**design.v**
```verilog
module register (r, rst, data, clk);
	output reg r;
	input rst,clk;
	input data;
    always @(posedge clk or negedge rst)
    begin
      if (rst==0)
	       begin
 	        r<=0;
         end
      else
        begin
          r<=data;
        end
    end
endmodule
module register3b (r, rst, data, clk);
	output reg [2:0] r;
	input rst,clk;
	input [2:0] data;
    always @(posedge clk or negedge rst)
    begin
      if (rst==0)
	       begin
 	        r[2:0]<= 3'b0;
         end
      else
        begin
          r[2:0]<=data[2:0];
        end
    end
endmodule
module register4b (r, rst, data, clk);
	output reg [3:0] r;
	input rst,clk;
	input [3:0] data;
   always @(posedge clk or negedge rst)
    begin
      if (rst==0)
	       begin
 	        r[3:0]<= 4'b0;
         end
      else
        begin
          r[3:0]<=data[3:0];
        end
    end
endmodule
module register32b (r, rst, data, clk);
	output reg [31:0] r;
	input rst,clk;
	input [31:0] data;
    always @(posedge clk or negedge rst)
    begin
      if (rst==0)
	       begin
 	        r[31:0]<= 32'b0;
         end
      else
        begin
          r[31:0]<=data[31:0];
        end
    end
endmodule
module ALU (alu_out, zero, funct, data1, data2);
	output zero;
	output reg [31:0] alu_out;
	input [31:0] data1,data2;
	input [2:0] funct;
assign zero=~(|alu_out);
always @(funct,data1,data2)
begin
  case (funct)
    3'b001: alu_out=data1+data2;
    3'B010: alu_out=data1-data2;
    3'b011: alu_out=data1&data2;
    3'b100:  alu_out=data1|data2;
    3'b101: alu_out=~data1;
    3'b110: alu_out=data1^data2;
    default:alu_out=32'b0;
  endcase
end
endmodule
module signextend (entrada,salida,tipo);
  input [27:0] entrada;
  input [1:0] tipo;
  output reg [31:0] salida;
  always @(entrada,tipo)   
  begin                    
    case (tipo)
      2'b00:   
			salida=entrada[16]?{15'b111111111111111,entrada[16:0]}:{15'b0,entrada[16:0]};
      2'b01:   
			salida=entrada[19]?{12'b111111111111,entrada[19:0]}:{12'b0,entrada[19:0]};
      2'b10:   
			salida=entrada[23]?{8'b11111111,entrada[23:0]}:{8'b0,entrada[23:0]};
      2'b11:   
			salida=entrada[27]?{4'b1111,entrada[27:0]}:{4'b0,entrada[27:0]};
    endcase
  end
endmodule
module decoder (mbs,negar,functout,RegWrite,MemtoReg,MemWrite,Branch,tipo,ALUsrc,opcode,functin);
input [2:0] functin;
input [3:0] opcode;
output reg RegWrite,MemtoReg,MemWrite,Branch,ALUsrc,mbs,negar;
output reg [2:0] functout;
output reg [1:0] tipo;
always @(opcode,functin)
begin
  case (opcode)
    4'b0000: begin
            RegWrite<=0;MemtoReg<=0;MemWrite<=0;Branch<=1;functout<=3'b010;tipo<=2'b00;ALUsrc<=0;mbs<=1;negar<=1;
          end
    4'b0001: begin
            RegWrite<=0;MemtoReg<=0;MemWrite<=0;Branch<=1;functout<=3'b010;tipo<=2'b00;ALUsrc<=0;mbs<=1;negar<=1;  
          end
    4'b0010: begin
            RegWrite<=0;MemtoReg<=0;MemWrite<=0;Branch<=1;functout<=3'b010;tipo<=2'b00;ALUsrc<=0;mbs<=1;negar<=0;  
          end
    4'b0011: begin
            RegWrite<=0;MemtoReg<=0;MemWrite<=0;Branch<=1;functout<=3'b010;tipo<=2'b00;ALUsrc<=0;mbs<=1;negar<=0;  
          end
    4'b0100: begin
            RegWrite<=0;MemtoReg<=0;MemWrite<=0;Branch<=1;functout<=3'b010;tipo<=2'b00;ALUsrc<=0;mbs<=0;negar<=1;
          end
    4'b0101: begin
            RegWrite<=0;MemtoReg<=0;MemWrite<=0;Branch<=1;functout<=3'b010;tipo<=2'b00;ALUsrc<=0;mbs<=0;negar<=1;
          end
    4'b0110: begin
            RegWrite<=0;MemtoReg<=0;MemWrite<=0;Branch<=1;functout<=3'b010;tipo<=2'b00;ALUsrc<=0;mbs<=0;negar<=0;
          end
    4'b0111: begin
            RegWrite<=0;MemtoReg<=0;MemWrite<=0;Branch<=1;functout<=3'b010;tipo<=2'b00;ALUsrc<=0;mbs<=0;negar<=0;
          end
    4'b1000: begin
            RegWrite<=1;MemtoReg<=0;MemWrite<=0;Branch<=0;functout<=functin;tipo<=2'b00;ALUsrc<=0;mbs<=0;negar<=0;
          end 
    4'b1001: begin
            RegWrite<=1;MemtoReg<=0;MemWrite<=0;Branch<=0;functout<=functin;tipo<=2'b00;ALUsrc<=1;mbs<=0;negar<=0;
          end
    4'b1010: begin
            RegWrite<=1;MemtoReg<=1;MemWrite<=0;Branch<=0;functout<=3'b001;tipo<=2'b00;ALUsrc<=1;mbs<=0;negar<=0;
          end
    4'b1011: begin
            RegWrite<=0;MemtoReg<=0;MemWrite<=1;Branch<=0;functout<=3'b001;tipo<=2'b00;ALUsrc<=1;mbs<=0;negar<=0;
          end
    4'b1100: begin
            RegWrite<=0;MemtoReg<=0;MemWrite<=0;Branch<=0;functout<=3'b000;tipo<=2'b00;ALUsrc<=1;mbs<=0;negar<=0;
          end
    4'b1101: begin
            RegWrite<=0;MemtoReg<=0;MemWrite<=0;Branch<=0;functout<=3'b000;tipo<=2'b00;ALUsrc<=1;mbs<=0;negar<=0;
          end
    4'b1110: begin
            RegWrite<=0;MemtoReg<=0;MemWrite<=0;Branch<=1;functout<=3'b001;tipo<=2'b01;ALUsrc<=1;mbs<=0;negar<=0;  
          end
    4'b1111: begin
            RegWrite<=0;MemtoReg<=0;MemWrite<=0;Branch<=1;functout<=3'b001;tipo<=2'b10;ALUsrc<=0;mbs<=0;negar<=0;  
          end
  endcase    
end
endmodule
module bancoreg (addrr, addrw, write, datain, dataout,rst,clk);    
	input [3:0] addrr,addrw;
	input write,rst,clk;
	input [31:0] datain;
	output reg [31:0] dataout;
	reg [511:0] memo;
	 always @(posedge clk or negedge rst)
	   begin
	     if (rst==0)
	       memo <= 512'b0;
	     else if (write==1)
	       memo[addrw*32 +: 32] <= datain[31:0];
	   end
	 always @(posedge clk)
	   begin
	     if (rst==1)
	       dataout[31:0] <= (write==1 && addrw==addrr) ? datain[31:0] : memo[addrr*32 +: 32];
	   end
endmodule
module IF (PCout,PCin);  
  input [31:0] PCin;
  output reg [31:0] PCout; 
  always @(PCin)
  begin
    PCout=PCin+1;
  end
endmodule
module ID (mbs,negar,jump,dato1,dato2,destinoWrOut,inm_ext,RegWriteout,MemtoReg,MemWrite,Branch,ALUsrc,funct,PCout,Instruccion,PCin,RegWritein,dataWr,destinoWrIn,rst,clk);
  input RegWritein,rst,clk;
  input [3:0] destinoWrIn;
  input [31:0] Instruccion,PCin,dataWr;
  output [31:0] dato1,dato2,inm_ext,PCout;
  output [3:0] destinoWrOut;
  output RegWriteout,MemtoReg,MemWrite,Branch,ALUsrc,mbs,negar;
  output jump;  
  output [2:0] funct;
  wire [1:0] tipo;
  decoder decodificador (
  .mbs(mbs),
  .negar(negar),
  .functout(funct),
  .RegWrite(RegWriteout),
  .MemtoReg(MemtoReg),
  .MemWrite(MemWrite),
  .Branch(Branch),
  .tipo(tipo),
  .ALUsrc(ALUsrc),
  .opcode(Instruccion[31:28]),
  .functin(Instruccion[19:17]));
  bancoreg rs (
  .addrr((Instruccion[31:28]==4'b1110)?Instruccion[27:24]:Instruccion[23:20]), 
  .addrw(destinoWrIn), 
  .write(RegWritein), 
  .datain(dataWr), 
  .dataout(dato1),
  .rst(rst),
  .clk(clk));
  bancoreg rt (
  .addrr(((Instruccion[31:28]==4'b1011)||(~Instruccion[31]))?Instruccion[27:24]:Instruccion[16:13]),
  .addrw(destinoWrIn), 
  .write(RegWritein), 
  .datain(dataWr), 
  .dataout(dato2),
  .rst(rst),
  .clk(clk));
  signextend extensor (
  .entrada(Instruccion[27:0]),
  .salida(inm_ext),
  .tipo(tipo));
  assign jump=Instruccion[31];  
  assign destinoWrOut=Instruccion[27:24];
  assign PCout=PCin;
endmodule
module EX (PCout,dataWrMem,destinoWrOut,zeroOut,alu_out,RegWriteOut,MemtoRegOut,MemWriteOut,BranchOut,RegWriteIn,MemtoRegIn,MemWriteIn,BranchIn,funct,ALUsrc,dato1,dato2,destinoWrIn,inm_ext,jump,negar,mbs,PCin);
input [31:0] dato1,dato2,inm_ext,PCin;
input [3:0] destinoWrIn;
output [3:0] destinoWrOut; 
input negar,mbs,jump,RegWriteIn,MemtoRegIn,MemWriteIn,BranchIn,ALUsrc;
input [2:0] funct;
output RegWriteOut,MemtoRegOut,MemWriteOut,BranchOut;
output zeroOut;
output [31:0] alu_out,dataWrMem,PCout;
wire zero;
ALU alu (
.alu_out(alu_out), 
.zero(zero), 
.funct(funct), 
.data1(MemWriteIn?dato2:dato1), 
.data2(ALUsrc?inm_ext:dato2));
assign PCout=jump?(ALUsrc?(dato1+inm_ext):inm_ext):(PCin+inm_ext);  
assign dataWrMem=dato1;  
assign RegWriteOut=RegWriteIn;
assign MemtoRegOut=MemtoRegIn;
assign MemWriteOut=MemWriteIn;
assign BranchOut=BranchIn;
assign destinoWrOut=destinoWrIn;
assign zeroOut=mbs?(zero?~zero:(negar?~mbs:mbs)):(negar?~zero:zero);
endmodule
module MEM (PCout,alu_outWB,PCsrc,RegWriteOut,MemtoRegOut,destinoWrOut,zero,alu_outMEM,destinoWrIn,RegWriteIn,MemtoRegIn,BranchIn,PCin,jump);
  input jump,zero,RegWriteIn,MemtoRegIn,BranchIn;
  input [31:0] alu_outMEM,PCin;
  input [3:0] destinoWrIn;
  output RegWriteOut,MemtoRegOut,PCsrc;
  output [3:0] destinoWrOut;
  output [31:0] PCout,alu_outWB;
  assign alu_outWB=alu_outMEM;
  assign PCout=jump?alu_outMEM:PCin;
  assign PCsrc=jump?BranchIn:(BranchIn&zero);
  assign RegWriteOut=RegWriteIn;
  assign MemtoRegOut=MemtoRegIn;
  assign destinoWrOut=destinoWrIn;
endmodule
module WB (RegWriteOut,destinoWrOut,res,data_mem,alu_out,destinoWrIn,RegWriteIn,MemtoRegIn);
  input [31:0] alu_out,data_mem;
  input RegWriteIn,MemtoRegIn;
  input [3:0] destinoWrIn;
  output RegWriteOut;
  output [31:0] res;
  output [3:0] destinoWrOut;
  assign RegWriteOut=RegWriteIn;
  assign destinoWrOut=destinoWrIn;
  assign res=MemtoRegIn?data_mem:alu_out;
endmodule
module RISC (destinoWrWB,escribir,PCsrc,result,PCoutMEM,NReset,clk,alu_outMEM,WriteDataInMEM,datoMemOut,InstruccionIn,PCinIF,MemWriteInMEM);
  input [31:0] datoMemOut,InstruccionIn;
  input NReset,clk;
  output escribir,PCsrc,MemWriteInMEM;
  output [3:0] destinoWrWB;
  output [31:0] result,PCoutMEM,alu_outMEM,PCinIF,WriteDataInMEM;
  wire [31:0] InstruccionIn,PCoutIF,PCinIF;
  wire [31:0] InstruccionOut,inm_extID,PCinID,PCoutID;
  wire [3:0] destinoWrOutID;
  wire mbsID,negarID,jumpID,RegWriteoutID,MemtoRegID,MemWriteID,BranchID,ALUsrcID;
  wire [2:0] functID;
  wire [31:0] dato1EX,dato2EX,inm_extEX,PCinEX,PCoutEX,dataWrMemEX,alu_outEX;
  wire [3:0] destinoWrInEX,destinoWrOutEX;
  wire [2:0] functEX;
  wire RegWriteOutEX,RegWriteInEX,MemtoRegOutEX,MemtoRegInEX,MemWriteOutEX,MemWriteInEX,BranchOutEX,BranchInEX,ALUsrcEX,zeroEX,jumpEX,negarEX,mbsEX;
  wire BranchInMEM,jumpMEM,zeroMEM,MemWriteInMEM,MemWriteOutMEM,RegWriteInMEM,RegWriteOutMEM,MemtoRegInMEM,MemtoRegOutMEM;
  wire [3:0] destinoWrInMEM,destinoWrOutMEM;
  wire [31:0] datoMemOut,PCinMEM,WriteDataInMEM,alu_outWB1;
  wire [31:0] data_mem,alu_outWB2;
  wire [3:0] destinoWrInWB;
  wire RegWriteInWB,MemtoRegInWB;
  IF IF (
  .PCout(PCoutIF),
  .PCin(PCinIF));
  ID ID (
  .mbs(mbsID),
  .negar(negarID),
  .jump(jumpID),
  .dato1(dato1EX),
  .dato2(dato2EX),
  .destinoWrOut(destinoWrOutID),
  .inm_ext(inm_extID),
  .RegWriteout(RegWriteoutID),
  .MemtoReg(MemtoRegID),
  .MemWrite(MemWriteID),
  .Branch(BranchID),
  .ALUsrc(ALUsrcID),
  .funct(functID),
  .PCout(PCoutID),
  .Instruccion(InstruccionOut),
  .PCin(PCinID),
  .RegWritein(escribir),
  .dataWr(result),
  .destinoWrIn(destinoWrWB),
  .rst(NReset),
  .clk(clk));
  EX EX (
  .PCout(PCoutEX),
  .dataWrMem(dataWrMemEX),
  .destinoWrOut(destinoWrOutEX),
  .zeroOut(zeroEX),
  .alu_out(alu_outEX),
  .RegWriteOut(RegWriteOutEX),
  .MemtoRegOut(MemtoRegOutEX),
  .MemWriteOut(MemWriteOutEX),
  .BranchOut(BranchOutEX),
  .RegWriteIn(RegWriteInEX),
  .MemtoRegIn(MemtoRegInEX),
  .MemWriteIn(MemWriteInEX),
  .BranchIn(BranchInEX),
  .funct(functEX),
  .ALUsrc(ALUsrcEX),
  .dato1(dato1EX),
  .dato2(dato2EX),
  .destinoWrIn(destinoWrInEX),
  .inm_ext(inm_extEX),
  .jump(jumpEX),
  .negar(negarEX),
  .mbs(mbsEX),
  .PCin(PCinEX));
  MEM MEM(
  .PCout(PCoutMEM),
  .alu_outWB(alu_outWB1),
  .PCsrc(PCsrc),
  .RegWriteOut(RegWriteOutMEM),
  .MemtoRegOut(MemtoRegOutMEM),
  .destinoWrOut(destinoWrOutMEM),
  .zero(zeroMEM),
  .alu_outMEM(alu_outMEM),
  .destinoWrIn(destinoWrInMEM),
  .RegWriteIn(RegWriteInMEM),
  .MemtoRegIn(MemtoRegInMEM),
  .BranchIn(BranchInMEM),
  .PCin(PCinMEM),
  .jump(jumpMEM));
  WB WB(
  .RegWriteOut(escribir),
  .destinoWrOut(destinoWrWB),
  .res(result),
  .data_mem(data_mem),
  .alu_out(alu_outWB2),
  .destinoWrIn(destinoWrInWB),
  .RegWriteIn(RegWriteInWB),
  .MemtoRegIn(MemtoRegInWB));
  register32b regPC_IFtoIF(
  .r(PCinIF), 
  .rst(NReset),
  .data(PCsrc?PCoutMEM:PCoutIF), 
  .clk(clk));
  register32b regPC_IFtoID(
  .r(PCinID), 
  .rst(NReset),
  .data(PCoutIF), 
  .clk(clk));
  register32b regInstr_IFtoID(
  .r(InstruccionOut), 
  .rst(NReset),
  .data(InstruccionIn), 
  .clk(clk));
  register4b regdestinoWr_IDtoEX(
  .r(destinoWrInEX), 
  .rst(NReset),
  .data(destinoWrOutID), 
  .clk(clk));
  register32b regInmediato_IDtoEX(
  .r(inm_extEX), 
  .rst(NReset),
  .data(inm_extID), 
  .clk(clk));
  register32b regPC_IDtoEX(
  .r(PCinEX), 
  .rst(NReset),
  .data(PCoutID), 
  .clk(clk));
  register regmbs_IDtoEX(
  .r(mbsEX), 
  .rst(NReset),
  .data(mbsID), 
  .clk(clk));
  register regnegar_IDtoEX(
  .r(negarEX), 
  .rst(NReset),
  .data(negarID), 
  .clk(clk));
  register regjump_IDtoEX(
  .r(jumpEX), 
  .rst(NReset),
  .data(jumpID), 
  .clk(clk));
  register regRegWrite_IDtoEX(
  .r(RegWriteInEX), 
  .rst(NReset),
  .data(RegWriteoutID), 
  .clk(clk));
  register regMemtoReg_IDtoEX(
  .r(MemtoRegInEX), 
  .rst(NReset),
  .data(MemtoRegID), 
  .clk(clk));
  register regMemWrite_IDtoEX(
  .r(MemWriteInEX), 
  .rst(NReset),
  .data(MemWriteID), 
  .clk(clk));
  register regBranch_IDtoEX(
  .r(BranchInEX), 
  .rst(NReset),
  .data(BranchID), 
  .clk(clk));
  register regALUsrc_IDtoEX(
  .r(ALUsrcEX), 
  .rst(NReset),
  .data(ALUsrcID), 
  .clk(clk));
  register3b regfunct_IDtoEX(
  .r(functEX), 
  .rst(NReset),
  .data(functID), 
  .clk(clk));
  register32b regPC_EXtoMEM(
  .r(PCinMEM), 
  .rst(NReset),
  .data(PCoutEX), 
  .clk(clk));
  register32b regdataWrMem_EXtoMEM(
  .r(WriteDataInMEM), 
  .rst(NReset),
  .data(dataWrMemEX), 
  .clk(clk));
  register4b regdestinoWr_EXtoMEM(
  .r(destinoWrInMEM), 
  .rst(NReset),
  .data(destinoWrOutEX), 
  .clk(clk));
  register regJump_EXtoMEM(
  .r(jumpMEM), 
  .rst(NReset),
  .data(jumpEX), 
  .clk(clk));
  register regzero_EXtoMEM(
  .r(zeroMEM), 
  .rst(NReset),
  .data(zeroEX), 
  .clk(clk));
  register regRegWrite_EXtoMEM(
  .r(RegWriteInMEM), 
  .rst(NReset),
  .data(RegWriteOutEX), 
  .clk(clk));
  register regMemtoReg_EXtoMEM(
  .r(MemtoRegInMEM), 
  .rst(NReset),
  .data(MemtoRegOutEX), 
  .clk(clk));
  register regMemWrite_EXtoMEM(
  .r(MemWriteInMEM), 
  .rst(NReset),
  .data(MemWriteOutEX), 
  .clk(clk));
  register regBranch_EXtoMEM(
  .r(BranchInMEM), 
  .rst(NReset),
  .data(BranchOutEX), 
  .clk(clk));
  register32b regalu_out_EXtoMEM(
  .r(alu_outMEM), 
  .rst(NReset),
  .data(alu_outEX), 
  .clk(clk));
  register32b regALU_out_MEMtoWB(
  .r(alu_outWB2), 
  .rst(NReset),
  .data(alu_outWB1), 
  .clk(clk));
  register32b regData_mem_out_MEMtoWB(
  .r(data_mem), 
  .rst(NReset),
  .data(datoMemOut), 
  .clk(clk));
  register regRegWrite_MEMtoWB(
  .r(RegWriteInWB), 
  .rst(NReset),
  .data(RegWriteOutMEM), 
  .clk(clk));
  register regMemtoReg_MEMtoWB(
  .r(MemtoRegInWB), 
  .rst(NReset),
  .data(MemtoRegOutMEM), 
  .clk(clk));
  register4b regdestinoWr_MEMtoWB(
  .r(destinoWrInWB), 
  .rst(NReset),
  .data(destinoWrOutMEM), 
  .clk(clk));
endmodule
```
**constraint.sdc**
```tcl
create_clock -name core_clock -period 4.08 [get_ports {clk}]
set_input_delay 0.8160 -clock core_clock [delete_from_list [all_inputs] [get_ports {clk}]]
set_output_delay 0.8160 -clock core_clock [all_outputs]
set_load 0.01 [all_outputs]
```
**config.mk**
```make
export PLATFORM = sky130hd
export DESIGN_NAME = RISC
export DESIGN_NICKNAME = RISC
export VERILOG_FILES = /design/flow/design.v
export SDC_FILE = /design/flow/constraint.sdc
export NUM_CORES = 4
export LEC_CHECK = 0
export CAP_MARGIN = 30
export CELL_PAD_IN_SITES_DETAIL_PLACEMENT = 0
export CORE_MARGIN = 2
export CORE_UTILIZATION = 61
export CTS_CLUSTER_DIAMETER = 365
export GPL_ROUTABILITY_DRIVEN = 1
export MAX_ROUTING_LAYER = met5
export MIN_ROUTING_LAYER = met1
export SETUP_SLACK_MARGIN = 0.26
export SLEW_MARGIN = 0
```
**run.sh**
```bash
#!/bin/bash
# the make line also repeats each setting of config.mk as NAME=value (left out here)
make -C /OpenROAD-flow-scripts/flow DESIGN_CONFIG=/design/flow/config.mk WORK_HOME=/design/flow/orfs CLKGATE_MAP_FILE= finish
```
==> Slide: Implementation Results, run 1 <==
Physical Implementation Snapshot

Yosys
  • Cell Area, Synth: 66000 um^2
  • Synthesized instance count: 6279
  • Syn_area_per_cell: 10.5 um^2
  • Yosys stat chip area: 66000 um^2
  • Post-synth area hogs: dfrtp_1, a21oi_1, mux4_2
  • Post-synth top flop: dfrtp_1
  • Compound-Gate Fraction of Synth Area: 0.135
  • Fa+ha+maj area frac: 0.0314
  • Synth mux share: 0.110
  • Synth Register Bits: 1435
  • Yosys xor share: 0.0182
  • Yosys cell count: 6279
  • Yosys Warn Count: 9
  • Simple Share, Synth: 0.118
  • Main logic family: AND-OR/OR-AND gates
  • Seq share, synth: 0.549
  • Most frequent cell after synthesis: dfrtp_1
  • EDFF count, synth: 64
  • Max-area cell share: 0.519
  • Syn nets: 6509
  • List of most frequent post-synthesis cells: dfrtp_1, nor2_1, a21oi_1
  • Cell type with the largest total area: dfrtp_1
  • Ys async rst share: 0.955
  • Synth unique cells: 81

CTS
  • Clk latency late pin: 0.77 ns
  • Max H-tree Level: 4
  • CTS tree: done
  • TritonCTS buffer count: 147
  • Clock buffer depth: 3
  • Clk sinks: 1435
  • Clock transition at the registers of the reported paths: 0.06 ns
  • CTS Root Cell: clkbuf_16
  • CTS hold repair buffers: 0

Setup path
  • Crit path max-delay family: simple AND/OR/NAND/NOR gates
  • Reg2reg end: regzero_EXtoMEM.r$_DFF_PN0_
  • Reg-to-reg setup timing slack: -1.10 ns
  • Crit Path Max Fanout: 5
  • Crit path DAT: 5.83 ns
  • Critical path's largest stage delay: 0.52 ns
  • CP Launch Point: regALUsrc_IDtoEX.r$_DFF_PN0_
  • Worst Setup End Kind: flop
  • Cell breakdown of the critical path: buf_12 > buf_8 > mux2i_4 > nand3_2 > nor3_4 > and3_4 > and4_4 > a31oi_4 > xnor2_1 > ha_1 > and4_1 > buf_4 > buf_4 > and4_1 > a32oi_2 > mux2i_1 > nand2_1 > nor4_2 > nand4b_1 > or4b_4 > nor3_4 > mux2i_1 > nor3_2
  • Worst setup endpoint: regzero_EXtoMEM.r$_DFF_PN0_
  • R2R Path Start: regALUsrc_IDtoEX.r$_DFF_PN0_
  • Crit path required time: 4.73 ns
  • FF-to-FF path depth: 23
  • Kind of critical path: reg2reg
  • Number of cells on the critical path: 23
  • Critical Path Start Type: flop
  • CP max-delay cell: or4b_4
  • CP Buf/Inv Count: 4

Power
  • Clock group: 13.5 mW
  • Logic power comb: 15.7 mW
  • Sw frac: 0.333
  • Seq power: 20.8 mW
  • Main power group: sequential cells
  • Max VDD drop: 0.000462 V
  • Static Leak: 35.5 nW
  • Internal power: 33.4 mW
  • Switching power: 16.7 mW
  • Sequential Power Share: 0.416
  • PwrDens: 630 nW/um^2
  • Clock group share of total power: 0.270
  • Logic pwr share: 0.315

Finish
  • Nets: 6961
  • Area delta synth->final: 20.2%
  • Final Core Density: 0.740
  • Final instance area: 79400 um^2

Drt
  • Final wirelength: 209 mm
  • ANT nets after route: 0
  • WL/cell: 25.3 um
  • DR vias/cell: 6.19
  • Residual DRC count: 0
  • Via Count: 51100
  • DRT iter0 DRCs: 4787
  • Drt pass-1 iters: 6

Global routing
  • Met1 Usage GRT: 0.520
  • Met3 layer usage reported by global route: 0.0889
  • Total GRT Usage: 0.383
  • Grt met2 use: 0.591
  • First-pass GRT wire length: 318 mm
  • Largest net degree at the start of global routing: 145
  • Vias in the first global route: 51500
  • Gr ovfl total: 0
  • GR peak layer: met2
  • Initial antenna violation count: 4

Final timing
  • Hold Fails Final Rpt: 3
  • Final worst path period share: 1.27
  • Pins Over Slew Limit: 0
  • Slew @ Worst Pin: 1.10 ns
  • Fin crit period: 5.18 ns
  • RSZ-0062 raised after global routing: yes
  • Final Setup Violations: 10
  • Fin Hold WS: -0.0587 ns
  • Slew HR: 0.263
  • Final setup margin: -1.10 ns
  • Achievable Freq: 0.193 GHz
  • Worst Clk Skew: 0.0308 ns

Run status
  • Layout check fault list: negative hold slack, negative setup slack
  • Status: finished with violations

Run
  • Max cap viols: 0
  • Total tool warning count: 86

Die
  • I/O pin total: 233
  • Die Y: 333 um
  • Pre-Place Util: 0.616
  • Core Area: 107000 um^2
  • Die width: 333 um
  • Die area: 111000 um^2
  • Cell Rows: 120

Placement
  • Routability Congestion: 0.955
  • Dpl cell area: 73600 um^2
  • Port Buffers: 232
  • Detail Placement HPWL: 138 mm

Hold path
  • Hold crit path type: in2async
==> area by class of cell <==
type | count | area [um^2]
Tap cell | 1403 | 1760
Inverter | 155 | 582
Antenna cell | 2 | 5.00
Clock buffer | 225 | 4300
Multi-Input combinational cell | 4192 | 28600
Timing Repair Buffer | 800 | 7390
Sequential cell | 1435 | 36200
Clock inverter | 39 | 528
Fill cell | 7462 | 27800
==> routing by layer <==
metal  vias to the layer above  routed length (um)
li1                      22800                   -
met5                         -                  62
met1                     25300               81800
met3                       514               20300
met2                      2440               96000
met4                        10               10400
==> through the flow <==
| stage | setup TNS, ns | setup WS, ns | power [mW] | std cells |
|---|---|---|---|---|
| after floorplan | -0.720 | -0.678 | 29.5 | 6279 |
| after global placement | -3.93 | -1.24 | 35.5 | 7943 |
| after detailed placement | -3.86 | -1.29 | 36.0 | 7945 |
| after CTS | -3.03 | -1.01 | 49.8 | 8237 |
| after global routing | -6.01 | -1.29 | 52.6 | 8249 |
| final | -3.89 | -1.10 | 50.0 | 8251 |
==> repair_timing <==
action,CTS,global route
endpoints found under the setup margin,26,67
gates cloned,0,0
resized,74,61
setup buffers,28,11
pin swaps,23,28
==> inputs of run 2 (changes only) <==
Settings changed: CAP_MARGIN 30 to 20, CELL_PAD_IN_SITES_DETAIL_PLACEMENT 0 to unset, CTS_CLUSTER_DIAMETER 365 to unset, GPL_ROUTABILITY_DRIVEN 1 to unset, MAX_ROUTING_LAYER met5 to unset, MIN_ROUTING_LAYER met1 to unset, SETUP_SLACK_MARGIN 0.26 to unset, SLEW_MARGIN 0 to 20.
Clock period 4.08 ns to 3.7 ns, I/O delays scaled along.
==> run 2 against run 1 <==
Against the previous run:
- fails the layout checks on negative setup slack
- synthesized area is the same
- utilization is 0.62 points higher
- combinational power up about 10%
- clock power is about 10% higher
- die area unchanged
- register-to-register slack got worse by 0.35 ns
==> Slide: Implementation Results, run 2 <==
Physical Implementation Snapshot

Run status
  • Status: finished with violations
  • Layout check fault list: negative setup slack

Yosys
  • Syn nets: 6509
  • Synth Register Bits: 1435
  • Yosys xor share: 0.0182
  • Cell type with the largest total area: dfrtp_1
  • Simple Share, Synth: 0.118
  • Syn_area_per_cell: 10.5 um^2
  • Cell Area, Synth: 66000 um^2
  • EDFF count, synth: 64
  • Compound-Gate Fraction of Synth Area: 0.135
  • Post-synth top flop: dfrtp_1
  • Ys async rst share: 0.955
  • Most frequent cell after synthesis: dfrtp_1
  • Fa+ha+maj area frac: 0.0314
  • Yosys Warn Count: 9
  • Yosys cell count: 6279
  • Seq share, synth: 0.549
  • Synth mux share: 0.110
  • Main logic family: AND-OR/OR-AND gates
  • Synthesized instance count: 6279
  • List of most frequent post-synthesis cells: dfrtp_1, nor2_1, a21oi_1
  • Synth unique cells: 81
  • Max-area cell share: 0.519
  • Yosys stat chip area: 66000 um^2
  • Post-synth area hogs: dfrtp_1, a21oi_1, mux4_2

Final timing
  • Slew @ Worst Pin: 0.825 ns
  • Final setup margin: -1.44 ns
  • Final Setup Violations: 18
  • Hold Fails Final Rpt: 0
  • Worst Clk Skew: 0.0373 ns
  • Achievable Freq: 0.194 GHz
  • Setup TNS: -8.60 ns
  • Slew HR: 0.446
  • Final worst path period share: 1.39
  • Fin crit period: 5.14 ns
  • Pins Over Slew Limit: 0
  • RSZ-0062 raised after global routing: yes

Hold path
  • Hold EP: regPC_IDtoEX.r[15]$_DFF_PN0_
  • Hold crit path type: reg2reg
  • Worst Hold Launch: regPC_IFtoID.r[15]$_DFF_PN0_
  • Hold path depth: 0

Setup path
  • R2R Path Start: regALUsrc_IDtoEX.r$_DFF_PN0_
  • CP max-delay cell: dfrtp_4
  • Number of cells on the critical path: 22
  • Crit path required time: 4.34 ns
  • Worst Setup End Kind: flop
  • Reg-to-reg setup timing slack: -1.44 ns
  • Top cell by count, worst path: nor3_2
  • Kind of critical path: reg2reg
  • CP Launch Point: regALUsrc_IDtoEX.r$_DFF_PN0_
  • Critical path's largest stage delay: 0.56 ns
  • Crit path DAT: 5.78 ns
  • Crit Path Max Fanout: 8
  • Crit path max-delay family: simple AND/OR/NAND/NOR gates
  • CP Buf/Inv Count: 2
  • Reg2reg end: regzero_EXtoMEM.r$_DFF_PN0_
  • Critical Path Start Type: flop
  • FF-to-FF path depth: 22
  • Cell breakdown of the critical path: buf_4 > mux2i_2 > nand2_2 > nor3_4 > and3_4 > and4_4 > a31oi_4 > xnor2_2 > ha_1 > and4_1 > and3_1 > a222oi_1 > buf_4 > nor3_2 > a311oi_1 > nand2_1 > nor4_2 > nand4b_1 > or4b_4 > nor3_2 > mux2i_1 > nor3_2
  • Worst setup endpoint: regzero_EXtoMEM.r$_DFF_PN0_

Power
  • Main power group: sequential cells
  • Static Leak: 35.8 nW
  • Clock group: 15.2 mW
  • Logic power comb: 17.6 mW
  • Logic pwr share: 0.316
  • Seq power: 22.9 mW
  • Clock group share of total power: 0.273
  • Sequential Power Share: 0.411
  • Max VDD drop: 0.000559 V
  • PwrDens: 696 nW/um^2
  • Internal power: 37.2 mW
  • Sw frac: 0.332
  • Switching power: 18.5 mW

Global routing
  • Total GRT Usage: 0.380
  • Vias in the first global route: 50800
  • Initial antenna violation count: 9
  • First-pass GRT wire length: 316 mm
  • Gr ovfl total: 0
  • Largest net degree at the start of global routing: 129

Die
  • Core Area: 107000 um^2
  • Die Y: 333 um
  • Cell Rows: 120
  • Die width: 333 um
  • I/O pin total: 233
  • Pre-Place Util: 0.616
  • Die area: 111000 um^2

CTS
  • Clock buffer depth: 3
  • CTS tree: done
  • Max H-tree Level: 4
  • Clock transition at the registers of the reported paths: 0.06 ns
  • Clk latency late pin: 0.79 ns
  • Clk sinks: 1435
  • CTS Root Cell: clkbuf_16
  • TritonCTS buffer count: 148

Finish
  • Final instance area: 80000 um^2
  • Area delta synth->final: 21.2%
  • Filler instances: 7496
  • Nets: 6987

Placement
  • Dpl cell area: 74000 um^2
  • Routability Congestion: 0.974
  • Dpl ws: -1.60 ns
  • Port Buffers: 232
  • Detail Placement HPWL: 137 mm

Drt
  • Final wirelength: 207 mm
  • Drt pass-1 iters: 5
  • Residual DRC count: 0
  • DR vias/cell: 6.17
  • DRT iter0 DRCs: 4845
  • Via Count: 51100
  • WL/cell: 25.0 um
  • ANT nets after route: 0

Run
  • Max cap viols: 0
  • Total tool warning count: 77
run 2: per-layer routing:
layer | track usage | vias up | routed length (um)
met1 | 0.527 | 25500 | 82700
li1 | - | 22900 | -
met2 | 0.585 | 2273 | 95400
met3 | 0.0871 | 491 | 19300
met5 | 0 | - | 68
met4 | 0.161 | 10 | 9770
run 2: cell type report:
| cell class | instances | area, um^2 | share of cell area |
|---|---|---|---|
| antenna | 7 | 17.5 | 0.000219 |
| tap | 1403 | 1760 | 0.0219 |
| clock inverter | 63 | 753 | 0.00941 |
| multi-input combinational | 4192 | 28700 | 0.359 |
| inverter | 155 | 582 | 0.00727 |
| sequential | 1435 | 36200 | 0.453 |
| clock buffer | 209 | 4200 | 0.0525 |
| timing repair buffer | 825 | 7790 | 0.0974 |
run 2: repair_timing:
item | CTS | global route
endpoints found under the hold margin | 35 | 0
hold buffers | 1 | 0
setup buffers | 31 | 16
endpoints found under the setup margin | 40 | 37
pin swaps | 22 | 55
resized | 65 | 89
run 2: metrics by stage:
| stage | util | total power, mW | hold slack (ns) | instances |
|---|---|---|---|---|
| CTS | 0.741 | 55.3 | 0.344 | 8271 |
| finish | 0.747 | 55.7 | 0.345 | 8289 |
| global route | 0.746 | 58.5 | 0.348 | 8282 |
| detailed placement | 0.690 | 39.8 | 0.335 | 7969 |
| global placement | 0.690 | 39.2 | 0.331 | 7969 |
| floorplan | - | 32.5 | 0.331 | 6279 |
==> inputs of run 3 (changes only) <==
Settings changed: CAP_MARGIN 20 to 35, CELL_PAD_IN_SITES_DETAIL_PLACEMENT set to 2, CORE_UTILIZATION 61 to 49, CTS_CLUSTER_DIAMETER set to 230, CTS_CLUSTER_SIZE set to 78, GPL_ROUTABILITY_DRIVEN set to 1, MAX_ROUTING_LAYER set to met5, PLACE_DENSITY_LB_ADDON set to 0.05, SLEW_MARGIN 20 to 0, TNS_END_PERCENT set to 60.
Clock period 3.7 ns to 3.84 ns, I/O delays scaled along.
==> run 3 against run 2 <==
Against the previous run:
- the run now fails in global routing
- die area increased by 24%
- synthesized area did not move
- synthesized cell count did not move
==> Slide: Implementation Results, run 3 <==
Run Summary

Run status
  • Status: did not finish
  • Stop stage: global routing

Yosys
  • Synthesized instance count: 6279
  • Syn nets: 6509
  • Yosys Warn Count: 9
  • Cell type with the largest total area: dfrtp_1
  • Most frequent cell after synthesis: dfrtp_1
  • Simple Share, Synth: 0.118
  • Yosys cell count: 6279
  • Fa+ha+maj area frac: 0.0314
  • Seq share, synth: 0.549
  • Post-synth area hogs: dfrtp_1, a21oi_1, mux4_2
  • Compound-Gate Fraction of Synth Area: 0.135
  • Yosys xor share: 0.0182
  • Synth Register Bits: 1435
  • Cell Area, Synth: 66000 um^2
  • Syn_area_per_cell: 10.5 um^2
  • Max-area cell share: 0.519
  • Main logic family: AND-OR/OR-AND gates
  • Synth unique cells: 81
  • List of most frequent post-synthesis cells: dfrtp_1, nor2_1, a21oi_1
  • Synth mux share: 0.110
  • EDFF count, synth: 64
  • Post-synth top flop: dfrtp_1
  • Ys async rst share: 0.955
  • Yosys stat chip area: 66000 um^2

Die
  • Die area: 138000 um^2
  • I/O pin total: 233
  • Die Y: 371 um
  • Die width: 371 um
  • Pre-Place Util: 0.494
  • Core Area: 134000 um^2
  • Cell Rows: 134

Placement
  • DP Cell Count: 8350
  • Port Buffers: 232
  • Dpl ws: -2.02 ns
  • Detail Placement HPWL: 208 mm
  • Routability Congestion: 0.934
  • Dpl cell area: 74500 um^2

CTS
  • Clk sinks: 1435
  • CTS Root Cell: clkbuf_16
  • Max H-tree Level: 1
  • Clock buffer depth: 3
  • TritonCTS buffer count: 22
run 3: metrics by stage:
stage	TNS (ns)	power [mW]
after floorplan	-1.26	31.3
after global placement	-9.73	38.1
after CTS	-12.60	48.3
after detailed placement	-14.10	41.0
run 3: timing repair:
item | 4_1_cts
resized | 157
hold buffers | 1
gates cloned | 1
setup buffers | 42
endpoints found under the hold margin | 59
pin swaps | 50
endpoints found under the setup margin | 54
==> inputs of run 4 (changes only) <==
Settings changed: CAP_MARGIN 35 to 20, CELL_PAD_IN_SITES_DETAIL_PLACEMENT 2 to unset, CORE_UTILIZATION 49 to 40, CTS_CLUSTER_DIAMETER 230 to unset, CTS_CLUSTER_SIZE 78 to unset, GPL_ROUTABILITY_DRIVEN 1 to 0, HOLD_SLACK_MARGIN set to 0.2, MAX_ROUTING_LAYER met5 to unset, PLACE_DENSITY_LB_ADDON 0.05 to unset, SLEW_MARGIN 0 to 20, TNS_END_PERCENT 60 to unset.
Clock period 3.84 ns to 8.0 ns, I/O delays scaled along.
==> run 4 against run 3 <==
Against the previous run:
- now clean on timing, DRC and antenna
- die area is 22% higher
- synthesized cell count stayed put
- synthesized area stayed put
==> Slide: Implementation Results, run 4 <==
Physical Implementation Snapshot

Die
  • Core Area: 164000 um^2
  • Pre-Place Util: 0.402
  • Die Y: 410 um
  • Die area: 168000 um^2
  • I/O pin total: 233
  • Cell Rows: 149
  • Die width: 410 um

CTS
  • Clock transition at the registers of the reported paths: 0.06 ns
  • Post-CTS Setup Inserts: 0
  • CTS tree: done
  • CTS Root Cell: clkbuf_16
  • Clk sinks: 1435
  • Max H-tree Level: 4
  • Post-CTS sizing: 0
  • Clock buffer depth: 3
  • TritonCTS buffer count: 154
  • CTS hold repair buffers: 0
  • Clk latency late pin: 0.80 ns

Yosys
  • Synth Register Bits: 1435
  • Seq share, synth: 0.549
  • Most frequent cell after synthesis: dfrtp_1
  • Synth mux share: 0.110
  • Post-synth area hogs: dfrtp_1, a21oi_1, mux4_2
  • Syn nets: 6509
  • EDFF count, synth: 64
  • Synth unique cells: 81
  • Syn_area_per_cell: 10.5 um^2
  • Simple Share, Synth: 0.118
  • Yosys stat chip area: 66000 um^2
  • Cell type with the largest total area: dfrtp_1
  • Cell Area, Synth: 66000 um^2
  • Main logic family: AND-OR/OR-AND gates
  • Max-area cell share: 0.519
  • Post-synth top flop: dfrtp_1
  • List of most frequent post-synthesis cells: dfrtp_1, nor2_1, a21oi_1
  • Synthesized instance count: 6279
  • Ys async rst share: 0.955
  • Yosys Warn Count: 9
  • Compound-Gate Fraction of Synth Area: 0.135
  • Yosys cell count: 6279
  • Fa+ha+maj area frac: 0.0314
  • Yosys xor share: 0.0182

Drt
  • DRT iter0 DRCs: 4570
  • Residual DRC count: 0
  • ANT nets after route: 0
  • Drt pass-1 iters: 7
  • Final wirelength: 203 mm
  • Via Count: 48200
  • WL/cell: 23.6 um
  • DR vias/cell: 5.61

Global routing
  • Largest net degree at the start of global routing: 174
  • Gr ovfl total: 0
  • First-pass GRT wire length: 307 mm
  • Initial antenna violation count: 12
  • Vias in the first global route: 48100
  • Total GRT Usage: 0.241

Setup path
  • Crit path max-delay family: simple AND/OR/NAND/NOR gates
  • Cell breakdown of the critical path: buf_4 > mux2i_1 > nand3_1 > nor3_1 > and3_1 > and4_1 > a31oi_1 > xnor2_1 > ha_1 > and4_1 > and3_1 > a222oi_1 > nor3_1 > a311oi_1 > nand2_1 > nor4_1 > nand4b_1 > or4b_1 > nor3_2 > mux2i_1 > nor3_2
  • CP Launch Point: regALUsrc_IDtoEX.r$_DFF_PN0_
  • CP max-delay cell: dfrtp_2
  • CP Buf/Inv Count: 1
  • Crit path required time: 8.67 ns
  • Reg-to-reg setup timing slack: 1.45 ns
  • Number of cells on the critical path: 21
  • Kind of critical path: reg2reg
  • Worst Setup End Kind: flop
  • FF-to-FF path depth: 21
  • R2R Path Start: regALUsrc_IDtoEX.r$_DFF_PN0_
  • Reg2reg end: regzero_EXtoMEM.r$_DFF_PN0_
  • Worst setup endpoint: regzero_EXtoMEM.r$_DFF_PN0_
  • Crit Path Max Fanout: 22
  • Critical Path Start Type: flop
  • Critical path's largest stage delay: 0.67 ns
  • Crit path DAT: 7.22 ns

Hold path
  • Hold crit path type: reg2reg
  • Hold path depth: 0
  • Hold EP: regdestinoWr_EXtoMEM.r[2]$_DFF_PN0_
  • Worst Hold Launch: regdestinoWr_IDtoEX.r[2]$_DFF_PN0_

Power
  • Main power group: sequential cells
  • Sequential Power Share: 0.429
  • Internal power: 16.7 mW
  • Logic power comb: 7.08 mW
  • Sw frac: 0.330
  • Seq power: 10.7 mW
  • Pwr Total: 25.0 mW
  • Switching power: 8.25 mW
  • PwrDens: 328 nW/um^2
  • Clock group: 7.19 mW
  • Logic pwr share: 0.283
  • Clock group share of total power: 0.288
  • Max VDD drop: 0.000256 V
  • Static Leak: 33.2 nW

Final timing
  • Slew HR: 0.247
  • Setup TNS: 0 ns
  • Pins Over Slew Limit: 0
  • Slew @ Worst Pin: 1.12 ns
  • Worst Clk Skew: 0.0361 ns
  • Fin crit period: 6.55 ns
  • Hold Fails Final Rpt: 0
  • Final Setup Violations: 0
  • Final worst path period share: 0.818
  • RSZ-0062 raised after global routing: no
  • Final setup margin: 1.45 ns
  • Achievable Freq: 0.153 GHz

Finish
  • Area delta synth->final: 15.2%
  • Nets: 6515
  • Combinational Area: 27900 um^2
  • Final Core Density: 0.463
  • Register area: 36200 um^2
  • Filler instances: 15100
  • Fin cells: 8603

Placement
  • Port Buffers: 232
  • DP Cell Count: 8314
  • Detail Placement HPWL: 128 mm
  • Dpl ws: 1.60 ns

Run
  • Total tool warning count: 111
  • Max cap viols: 0

Run status
  • Status: finished clean
-- run 4: area by class of cell --
class	count	area share
Inverter	155	0.00765
Clock inverter	51	0.00646
Clock buffer	229	0.0604
Tap cell	2189	0.0360
Sequential cell	1435	0.476
Timing Repair Buffer	347	0.0460
Antenna cell	5	0.000164
Multi-Input combinational cell	4192	0.367
-- run 4: metal layers --
metal  GRT usage  share of wire  vias to the layer above  routed length, um
met5           0        0.00013                        -                 26
met4      0.0825          0.034                        4               6810
met3      0.0428          0.071                      368              14400
met2       0.382           0.46                     1746              93500
met1       0.334           0.43                    24200              88200
li1            -              -                    21900                  -
-- run 4: metrics by stage --
stage	hold WS [ns]	instance area, um^2
finish	0.340	76100
CTS	0.344	76000
floorplan	0.331	66000
detailed placement	0.335	70900
global route	0.355	76100
global placement	0.332	70900
==> inputs of run 5 (changes only) <==
Settings changed: ABC_AREA set to 1, CAP_MARGIN 20 to 40, CELL_PAD_IN_SITES_DETAIL_PLACEMENT set to 0, CORE_ASPECT_RATIO set to 0.63, CORE_MARGIN 2 to 4, CORE_UTILIZATION 40 to 46, CTS_CLUSTER_DIAMETER set to 365, GPL_ROUTABILITY_DRIVEN 0 to 1, GPL_TIMING_DRIVEN set to 0, HOLD_SLACK_MARGIN 0.2 to unset, MAX_ROUTING_LAYER set to met5, MIN_ROUTING_LAYER set to met2, SETUP_SLACK_MARGIN set to -0.2, SLEW_MARGIN 20 to 25.
Clock period 8.0 ns to 3.95 ns, I/O delays scaled along.
==> run 5 against run 4 <==
Against the previous run:
- the flow now stops in global routing
- synthesized cell count up 41%
- synthesized area up 8.5%
- die area down 3.6%
==> Slide: Implementation Results, run 5 <==
Run Summary

Yosys
  • Yosys stat chip area: 71600 um^2
  • Main logic family: AND-OR/OR-AND gates
  • Simple Share, Synth: 0.152
  • Ys async rst share: 0.955
  • Max-area cell share: 0.479
  • Synth unique cells: 61
  • Compound-Gate Fraction of Synth Area: 0.196
  • Post-synth top flop: dfrtp_1
  • Synth Register Bits: 1435
  • Yosys xor share: 0.0104
  • EDFF count, synth: 64
  • Post-synth area hogs: dfrtp_1, o21ai_0, nand2_1
  • Yosys Warn Count: 9
  • Seq share, synth: 0.506
  • Yosys cell count: 8844
  • Cell type with the largest total area: dfrtp_1
  • Synthesized instance count: 8844
  • Fa+ha+maj area frac: 0.0290
  • Syn nets: 9074
  • List of most frequent post-synthesis cells: o21ai_0, nand2_1, dfrtp_1
  • Most frequent cell after synthesis: o21ai_0
  • Synth mux share: 0.00990
  • Cell Area, Synth: 71600 um^2
  • Syn_area_per_cell: 8.10 um^2

Die
  • Die area: 162000 um^2
  • Die Y: 321 um
  • Cell Rows: 114
  • Pre-Place Util: 0.465
  • Core Area: 154000 um^2
  • I/O pin total: 233
  • Die width: 505 um

Run status
  • Status: did not finish
  • Stop stage: global routing
  • Tool Error: [ERROR GRT-0116] Global routing finished with congestion. Check the congestion regions in the DRC Viewer.

Placement
  • DP Cell Count: 11200
  • Dpl ws: -2.18 ns
  • Routability Congestion: 1.29
  • Port Buffers: 232
  • Dpl cell area: 77800 um^2
  • Detail Placement HPWL: 293 mm

CTS
  • TritonCTS buffer count: 145
  • Max H-tree Level: 4
  • CTS Root Cell: clkbuf_16
  • Clock buffer depth: 3
  • Clk sinks: 1435

Global routing
  • Total GRT Usage: 0.843
  • Gr ovfl total: 3523
==> run 5: per-layer routing <==
| layer | GRT overflow | track usage |
|---|---|---|
| met5 | 305 | 0.836 |
| met3 | 2893 | 1.03 |
| met1 | - | - |
| met4 | 147 | 0.592 |
| met2 | 178 | 0.818 |
==> run 5: timing repair <==
item,CTS
resized,214
pin swaps,60
gates cloned,0
buffers inserted,58
hold endpoints to repair,66
setup endpoints to repair,1056
hold buffers,1
==> inputs of run 6 (changes only) <==
Settings changed: ABC_AREA 1 to unset, CAP_MARGIN 40 to 20, CELL_PAD_IN_SITES_DETAIL_PLACEMENT 0 to unset, CORE_ASPECT_RATIO 0.63 to unset, CORE_MARGIN 4 to 2, CORE_UTILIZATION 46 to 72, CTS_CLUSTER_DIAMETER 365 to unset, GPL_ROUTABILITY_DRIVEN 1 to unset, GPL_TIMING_DRIVEN 0 to unset, HOLD_SLACK_MARGIN set to -0.09, MAX_ROUTING_LAYER met5 to unset, MIN_ROUTING_LAYER met2 to unset, PLACE_DENSITY_LB_ADDON set to 0.24, SETUP_SLACK_MARGIN -0.2 to unset, SLEW_MARGIN 25 to 20, TNS_END_PERCENT set to 5.
Clock period 3.95 ns to 7.76 ns, I/O delays scaled along.
==> run 6 against run 5 <==
Against the previous run:
- the run now finishes clean
- synthesized area down 7.8%
- die area shrank 42%
- synthesized cell count shrank 29%
==> Slide: Implementation Results, run 6 <==
Physical Implementation Snapshot

Setup path
  • Critical path's largest stage delay: 0.69 ns
  • Worst Setup End Kind: flop
  • Top cell by count, worst path: mux2i_1
  • FF-to-FF path depth: 21
  • Number of cells on the critical path: 21
  • CP max-delay cell: nor3_1
  • Cell breakdown of the critical path: mux2i_1 > inv_2 > nor2_1 > nand3_1 > nor3_1 > nand2_1 > o21ai_0 > xnor2_1 > ha_1 > a211o_1 > a21oi_1 > a21boi_1 > a32oi_1 > mux2i_1 > nand2_1 > nor4_1 > nand4b_1 > or4b_1 > nor3_2 > mux2i_1 > nor3_2
  • Reg2reg end: regzero_EXtoMEM.r$_DFF_PN0_
  • Kind of critical path: reg2reg
  • Crit path max-delay family: simple AND/OR/NAND/NOR gates
  • CP Buf/Inv Count: 1
  • Critical Path Start Type: flop
  • Crit path required time: 8.43 ns
  • R2R Path Start: regALUsrc_IDtoEX.r$_DFF_PN0_
  • Crit path DAT: 7.33 ns
  • Reg-to-reg setup timing slack: 1.11 ns
  • CP Launch Point: regALUsrc_IDtoEX.r$_DFF_PN0_
  • Crit Path Max Fanout: 15
  • Worst setup endpoint: regzero_EXtoMEM.r$_DFF_PN0_

Yosys
  • Fa+ha+maj area frac: 0.0314
  • Ys async rst share: 0.955
  • Simple Share, Synth: 0.118
  • Syn_area_per_cell: 10.5 um^2
  • Post-synth top flop: dfrtp_1
  • List of most frequent post-synthesis cells: dfrtp_1, nor2_1, a21oi_1
  • Synthesized instance count: 6279
  • Synth mux share: 0.110
  • EDFF count, synth: 64
  • Main logic family: AND-OR/OR-AND gates
  • Yosys Warn Count: 9
  • Syn nets: 6509
  • Cell type with the largest total area: dfrtp_1
  • Cell Area, Synth: 66000 um^2
  • Compound-Gate Fraction of Synth Area: 0.135
  • Yosys xor share: 0.0182
  • Post-synth area hogs: dfrtp_1, a21oi_1, mux4_2
  • Yosys stat chip area: 66000 um^2
  • Synth unique cells: 81
  • Synth Register Bits: 1435
  • Yosys cell count: 6279
  • Most frequent cell after synthesis: dfrtp_1
  • Seq share, synth: 0.549
  • Max-area cell share: 0.519

Finish
  • Final instance area: 74400 um^2
  • Final Core Density: 0.816
  • Area delta synth->final: 12.7%
  • Filler instances: 4631
  • Nets: 6504
  • Fin cells: 7579

Power
  • Logic pwr share: 0.302
  • Logic power comb: 7.93 mW
  • Clock group: 7.11 mW
  • Switching power: 9.33 mW
  • PwrDens: 353 nW/um^2
  • Sw frac: 0.355
  • Main power group: sequential cells
  • Internal power: 17.0 mW
  • Clock group share of total power: 0.271
  • Static Leak: 32.9 nW
  • Seq power: 11.2 mW
  • Sequential Power Share: 0.428
  • Max VDD drop: 0.000298 V

Placement
  • Routability Congestion: 0.972
  • Dpl cell area: 69600 um^2
  • Dpl ws: 1.25 ns
  • Port Buffers: 232
  • Detail Placement HPWL: 132 mm
  • DP Cell Count: 7315

Final timing
  • Final setup margin: 1.11 ns
  • Setup TNS: 0 ns
  • Worst Clk Skew: 0.0377 ns
  • Slew HR: 0.213
  • Achievable Freq: 0.150 GHz
  • Pins Over Slew Limit: 0
  • Final worst path period share: 0.858
  • Hold Fails Final Rpt: 0
  • Final Setup Violations: 0
  • Fin crit period: 6.65 ns
  • Slew @ Worst Pin: 1.18 ns
  • RSZ-0062 raised after global routing: no

Drt
  • ANT nets after route: 0
  • Residual DRC count: 0
  • DRT iter0 DRCs: 8681
  • Via Count: 54300
  • WL/cell: 29.7 um
  • DR vias/cell: 7.16
  • Final wirelength: 225 mm
  • Drt pass-1 iters: 7

Run
  • Max cap viols: 0
  • Total tool warning count: 102

CTS
  • Clock buffer depth: 3
  • Post-CTS Setup Inserts: 0
  • CTS tree: done
  • TritonCTS buffer count: 142
  • Clock transition at the registers of the reported paths: 0.06 ns
  • Max H-tree Level: 4
  • Post-CTS sizing: 0
  • Clk sinks: 1435
  • CTS Root Cell: clkbuf_16
  • Clk latency late pin: 0.79 ns
  • CTS hold repair buffers: 0

Global routing
  • Met1 Usage GRT: 0.606
  • Total GRT Usage: 0.481
  • Vias in the first global route: 56300
  • Met3 layer usage reported by global route: 0.154
  • GR peak layer: met2
  • Grt met2 use: 0.725
  • Largest net degree at the start of global routing: 180
  • First-pass GRT wire length: 335 mm
  • Gr ovfl total: 0
  • Initial antenna violation count: 26

Hold path
  • Worst Hold Launch: regPC_IFtoID.r[15]$_DFF_PN0_
  • Hold EP: regPC_IDtoEX.r[15]$_DFF_PN0_
  • Hold path depth: 0
  • Hold crit path type: reg2reg

Die
  • Pre-Place Util: 0.724
  • I/O pin total: 233
  • Die width: 307 um
  • Core Area: 91200 um^2
  • Die Y: 307 um
  • Die area: 94200 um^2
  • Cell Rows: 111

Run status
  • Status: finished clean
[run 6: cell type report]
cell class	count	area, um^2	share of cell area
timing repair buffer	348	3420	0.0460
clock buffer	213	4250	0.0571
sequential	1435	36200	0.487
antenna	8	20.0	0.000269
inverter	155	582	0.00782
multi-input combinational	4192	28000	0.376
clock inverter	42	473	0.00636
tap	1186	1480	0.0199
[run 6: metrics by stage]
stage,hold WS (ns),power [mW]
finish,0.347,26.3
global route,0.356,27.2
CTS,0.348,25.9
detailed placement,0.335,18.6
global placement,0.333,18.1
floorplan,0.331,15.5
[run 6: layer usage]
metal / up-vias / wire length [um]
met5: - / 204
met4: 32 / 16400
met3: 1317 / 31600
met2: 4620 / 101000
met1: 26500 / 75600
li1: 21800 / -
==> inputs of run 7 (changes only) <==
Settings changed: CAP_MARGIN 20 to 30, CELL_PAD_IN_SITES_DETAIL_PLACEMENT set to 0, CTS_CLUSTER_DIAMETER set to 365, CTS_CLUSTER_SIZE set to 13, GPL_ROUTABILITY_DRIVEN set to 0, HOLD_SLACK_MARGIN -0.09 to unset, MAX_ROUTING_LAYER set to met5, MIN_ROUTING_LAYER set to met1, PLACE_DENSITY_LB_ADDON 0.24 to unset, SETUP_SLACK_MARGIN set to 0.71, SLEW_MARGIN 20 to 35, TNS_END_PERCENT 5 to unset.
Clock period 7.76 ns to 5.28 ns, I/O delays scaled along.
==> run 7 against run 6 <==
Against the previous run:
- via count decreased by 5.6%
- sequential cell count unchanged
- largest cell class unchanged
- final cell count increased by 0.42%
- cell area increased by 0.29%
- setup slack got worse by 1.2 ns
- global-route usage decreased by 4.8 points
- total power increased by 36%
- the layout now fails its checks (negative setup slack)
- combinational power increased by 42%
- largest power group unchanged
==> Slide: Implementation Results, run 7 <==
Physical Implementation Snapshot

Yosys
  • Most frequent cell after synthesis: dfrtp_1
  • Yosys Warn Count: 9
  • Post-synth top flop: dfrtp_1
  • Syn_area_per_cell: 10.5 um^2
  • Synth unique cells: 81
  • Ys async rst share: 0.955
  • Synthesized instance count: 6279
  • Synth mux share: 0.110
  • Yosys xor share: 0.0182
  • Yosys cell count: 6279
  • Max-area cell share: 0.519
  • List of most frequent post-synthesis cells: dfrtp_1, nor2_1, a21oi_1
  • Yosys stat chip area: 66000 um^2
  • Compound-Gate Fraction of Synth Area: 0.135
  • Syn nets: 6509
  • Main logic family: AND-OR/OR-AND gates
  • EDFF count, synth: 64
  • Simple Share, Synth: 0.118
  • Cell type with the largest total area: dfrtp_1
  • Cell Area, Synth: 66000 um^2
  • Fa+ha+maj area frac: 0.0314
  • Seq share, synth: 0.549
  • Post-synth area hogs: dfrtp_1, a21oi_1, mux4_2
  • Synth Register Bits: 1435

Run
  • Max cap viols: 0
  • Total tool warning count: 88

Final timing
  • RSZ-0062 raised after global routing: yes
  • Worst Clk Skew: 0.0344 ns
  • Setup TNS: -0.127 ns
  • Pins Over Slew Limit: 0
  • Hold Fails Final Rpt: 0
  • Final Setup Violations: 1
  • Fin crit period: 5.41 ns
  • Fin Hold WS: 0.314 ns
  • Slew @ Worst Pin: 1.01 ns
  • Slew HR: 0.312
  • Final setup margin: -0.127 ns
  • Final worst path period share: 1.02
  • Achievable Freq: 0.185 GHz

Die
  • Die width: 307 um
  • Die Y: 307 um
  • Core Area: 91200 um^2
  • Die area: 94200 um^2
  • I/O pin total: 233
  • Pre-Place Util: 0.724
  • Cell Rows: 111

Placement
  • Detail Placement HPWL: 126 mm
  • DP Cell Count: 7432
  • Dpl cell area: 71000 um^2
  • Dpl ws: -0.135 ns
  • Port Buffers: 232

Drt
  • Via Count: 51300
  • Residual DRC count: 0
  • DRT iter0 DRCs: 6147
  • ANT nets after route: 0
  • DR vias/cell: 6.74
  • Drt pass-1 iters: 9
  • WL/cell: 26.3 um
  • Final wirelength: 200 mm

Setup path
  • Crit path required time: 5.91 ns
  • Kind of critical path: reg2reg
  • CP Buf/Inv Count: 1
  • Crit path max-delay family: simple AND/OR/NAND/NOR gates
  • R2R Path Start: regALUsrc_IDtoEX.r$_DFF_PN0_
  • CP max-delay cell: or4_1
  • FF-to-FF path depth: 17
  • Reg2reg end: regzero_EXtoMEM.r$_DFF_PN0_
  • CP Launch Point: regALUsrc_IDtoEX.r$_DFF_PN0_
  • Worst setup endpoint: regzero_EXtoMEM.r$_DFF_PN0_
  • Crit Path Max Fanout: 6
  • Worst Setup End Kind: flop
  • Critical Path Start Type: flop
  • Number of cells on the critical path: 17
  • Crit path DAT: 6.03 ns
  • Critical path's largest stage delay: 0.59 ns
  • Reg-to-reg setup timing slack: -0.13 ns
  • Cell breakdown of the critical path: buf_4 > mux2i_4 > ha_2 > o21ai_0 > fa_1 > a211o_1 > and3_1 > o2111ai_1 > nand4_1 > or4_1 > nor4_2 > and4bb_1 > nand4b_1 > or4b_4 > nor3_4 > mux2i_1 > nor3_2

CTS
  • Clock transition at the registers of the reported paths: 0.08 ns
  • TritonCTS buffer count: 120
  • Max H-tree Level: 3
  • Clk sinks: 1435
  • Clk latency late pin: 0.74 ns
  • CTS hold repair buffers: 0
  • CTS Root Cell: clkbuf_16
  • CTS tree: done
  • Clock buffer depth: 3

Global routing
  • Initial antenna violation count: 15
  • First-pass GRT wire length: 306 mm
  • Total GRT Usage: 0.433
  • Largest net degree at the start of global routing: 133
  • Vias in the first global route: 51400
  • Gr ovfl total: 0

Power
  • Logic power comb: 11.3 mW
  • Static Leak: 33.0 nW
  • Seq power: 16.2 mW
  • Clock group: 8.14 mW
  • Main power group: sequential cells
  • Switching power: 12.2 mW
  • Logic pwr share: 0.317
  • Sequential Power Share: 0.455
  • Max VDD drop: 0.000374 V
  • Sw frac: 0.343
  • Pwr Total: 35.7 mW
  • PwrDens: 478 nW/um^2
  • Clock group share of total power: 0.228
  • Internal power: 23.4 mW

Finish
  • Final instance area: 74600 um^2
  • Fin cells: 7611
  • Final Core Density: 0.818
  • Nets: 6614
  • Area delta synth->final: 13.0%

Run status
  • Status: finished with violations
  • Layout check fault list: negative setup slack

Hold path
  • Hold crit path type: in2async
[run 7: layer usage]
metal	wire [um]	global-route usage	vias to the layer above
met1	72500	0.578	25200
met2	90300	0.650	3197
met5	140	0	-
met4	13000	0.240	22
met3	24100	0.122	805
li1	-	-	22000
[run 7: area by class of cell]
type,count,area [um^2]
fill,5243,16600
clock buffer,159,3230
inverter,155,582
clock inverter,2,38.8
sequential,1435,36200
timing repair buffer,480,4840
tap,1186,1480
antenna,2,5.00
multi-input combinational,4192,28200
[run 7: repair_timing]
action                     CTS  global route
pin swaps                    8             6
gates resized               15            37
setup buffers                5             7
setup endpoints to repair    3             9
==> inputs of run 8 (changes only) <==
Settings changed: ABC_AREA set to 1, CAP_MARGIN 30 to 40, CTS_CLUSTER_DIAMETER 365 to 95, PLACE_DENSITY_LB_ADDON set to 0.03, SETUP_SLACK_MARGIN 0.71 to 0.66, SLEW_MARGIN 35 to 20.
Clock period 5.28 ns to 4.4 ns, I/O delays scaled along.
==> run 8 against run 7 <==
Against the previous run:
- still fails the layout checks on negative setup slack
- die area is 8.3% higher
- via count is 35% higher
- utilization is 0.52 points lower
- clock power is 21% higher
- sequential cell count stayed put
- register-to-register slack worse by 0.24 ns
- critical path type unchanged
- critical endpoint unchanged
- highest routed layer unchanged
==> Slide: Implementation Results, run 8 <==
Physical Implementation Snapshot

CTS
  • TritonCTS buffer count: 121
  • Clock buffer depth: 3
  • Clock transition at the registers of the reported paths: 0.06 ns
  • Clk sinks: 1435
  • Max H-tree Level: 3
  • CTS hold repair buffers: 0
  • CTS Root Cell: clkbuf_16
  • CTS tree: done
  • Clk latency late pin: 0.76 ns

Power
  • Static Leak: 37.4 nW
  • Main power group: sequential cells
  • Sequential Power Share: 0.450
  • Seq power: 17.4 mW
  • Max VDD drop: 0.000432 V
  • Switching power: 13.9 mW
  • Clock group share of total power: 0.255
  • Internal power: 24.6 mW
  • Clock group: 9.84 mW
  • PwrDens: 482 nW/um^2
  • Logic power comb: 11.4 mW
  • Sw frac: 0.361
  • Logic pwr share: 0.295

Yosys
  • Most frequent cell after synthesis: o21ai_0
  • Yosys cell count: 8844
  • Yosys Warn Count: 9
  • Cell Area, Synth: 71600 um^2
  • Ys async rst share: 0.955
  • Seq share, synth: 0.506
  • Main logic family: AND-OR/OR-AND gates
  • Cell type with the largest total area: dfrtp_1
  • Synth unique cells: 61
  • Max-area cell share: 0.479
  • Syn nets: 9074
  • Synth Register Bits: 1435
  • Fa+ha+maj area frac: 0.0290
  • Post-synth area hogs: dfrtp_1, o21ai_0, nand2_1
  • List of most frequent post-synthesis cells: o21ai_0, nand2_1, dfrtp_1
  • Synth mux share: 0.00990
  • EDFF count, synth: 64
  • Syn_area_per_cell: 8.10 um^2
  • Compound-Gate Fraction of Synth Area: 0.196
  • Simple Share, Synth: 0.152
  • Yosys xor share: 0.0104
  • Synthesized instance count: 8844
  • Post-synth top flop: dfrtp_1
  • Yosys stat chip area: 71600 um^2

Placement
  • Port Buffers: 232
  • Dpl ws: 0.00329 ns
  • Detail Placement HPWL: 158 mm

Final timing
  • Worst Clk Skew: 0.0259 ns
  • Final Setup Violations: 1
  • Fin Hold WS: 0.105 ns
  • Slew @ Worst Pin: 1.14 ns
  • Fin crit period: 4.77 ns
  • Slew HR: 0.240
  • Achievable Freq: 0.210 GHz
  • Final setup margin: -0.367 ns
  • RSZ-0062 raised after global routing: yes
  • Final worst path period share: 1.08
  • Pins Over Slew Limit: 0
  • Hold Fails Final Rpt: 0

Setup path
  • Crit path DAT: 5.46 ns
  • R2R Path Start: regALUsrc_IDtoEX.r$_DFF_PN0_
  • Critical path's largest stage delay: 0.46 ns
  • FF-to-FF path depth: 31
  • Reg-to-reg setup timing slack: -0.37 ns
  • Crit path required time: 5.09 ns
  • Critical Path Start Type: flop
  • CP max-delay cell: dfrtp_2
  • Kind of critical path: reg2reg
  • Crit Path Max Fanout: 4
  • Reg2reg end: regzero_EXtoMEM.r$_DFF_PN0_
  • Crit path max-delay family: simple AND/OR/NAND/NOR gates
  • Number of cells on the critical path: 31
  • Worst Setup End Kind: flop
  • Top cell by count, worst path: nand2_1
  • CP Launch Point: regALUsrc_IDtoEX.r$_DFF_PN0_
  • CP Buf/Inv Count: 5
  • Worst setup endpoint: regzero_EXtoMEM.r$_DFF_PN0_

Die
  • Die area: 102000 um^2
  • Pre-Place Util: 0.727
  • I/O pin total: 233
  • Die width: 319 um
  • Die Y: 319 um
  • Core Area: 98600 um^2
  • Cell Rows: 115

Run
  • Max cap viols: 0
  • Total tool warning count: 91

Finish
  • Area delta synth->final: 11.8%
  • Final Core Density: 0.813
  • Nets: 9158

Global routing
  • Initial antenna violation count: 21
  • Gr ovfl total: 0
  • First-pass GRT wire length: 392 mm
  • Total GRT Usage: 0.507
  • Vias in the first global route: 67200
  • Largest net degree at the start of global routing: 141

Drt
  • ANT nets after route: 0
  • Residual DRC count: 0
  • WL/cell: 25.7 um
  • Drt pass-1 iters: 23
  • Final wirelength: 264 mm
  • DR vias/cell: 6.76
  • Via Count: 69300
  • DRT iter0 DRCs: 11500

Run status
  • Layout check fault list: negative setup slack
  • Status: finished with violations

Hold path
  • Hold crit path type: in2async
==> run 8: metal layers <==
layer,vias up,track usage,routed length [um]
met1,32200,0.619,84900
met3,2046,0.199,43300
li1,29000,-,-
met5,-,0,300
met4,30,0.364,25200
met2,6092,0.736,110000
==> run 8: stage by stage <==
step	area, um^2	total power, mW	setup TNS [ns]	std cells
CTS	79300	37.4	0	10200
global route	80100	40.0	-0.923	10200
detailed placement	75700	27.5	0	10000
finish	80100	38.6	-0.367	10300
global placement	75600	27.1	0	10000
floorplan	71700	23.2	0	8844
==> run 8: repair_timing <==
item                                    CTS  global route
buffers inserted                         23            17
endpoints found under the setup margin   27            29
pin swaps                                40            52
gates resized                            80           133
endpoints found under the hold margin     0             0
gates cloned                              0             1
==> run 8: area by class of cell <==
type / instances / area (um^2)
antenna: 11 / 27.5
clock buffer: 145 / 3160
clock inverter: 7 / 93.8
fill: 6260 / 18500
inverter: 1307 / 4950
multi-input combinational: 5597 / 29200
sequential: 1435 / 36200
tap: 1287 / 1610
timing repair buffer: 466 / 4840
No activity file was given, so power comes from the tool's default toggle rates.
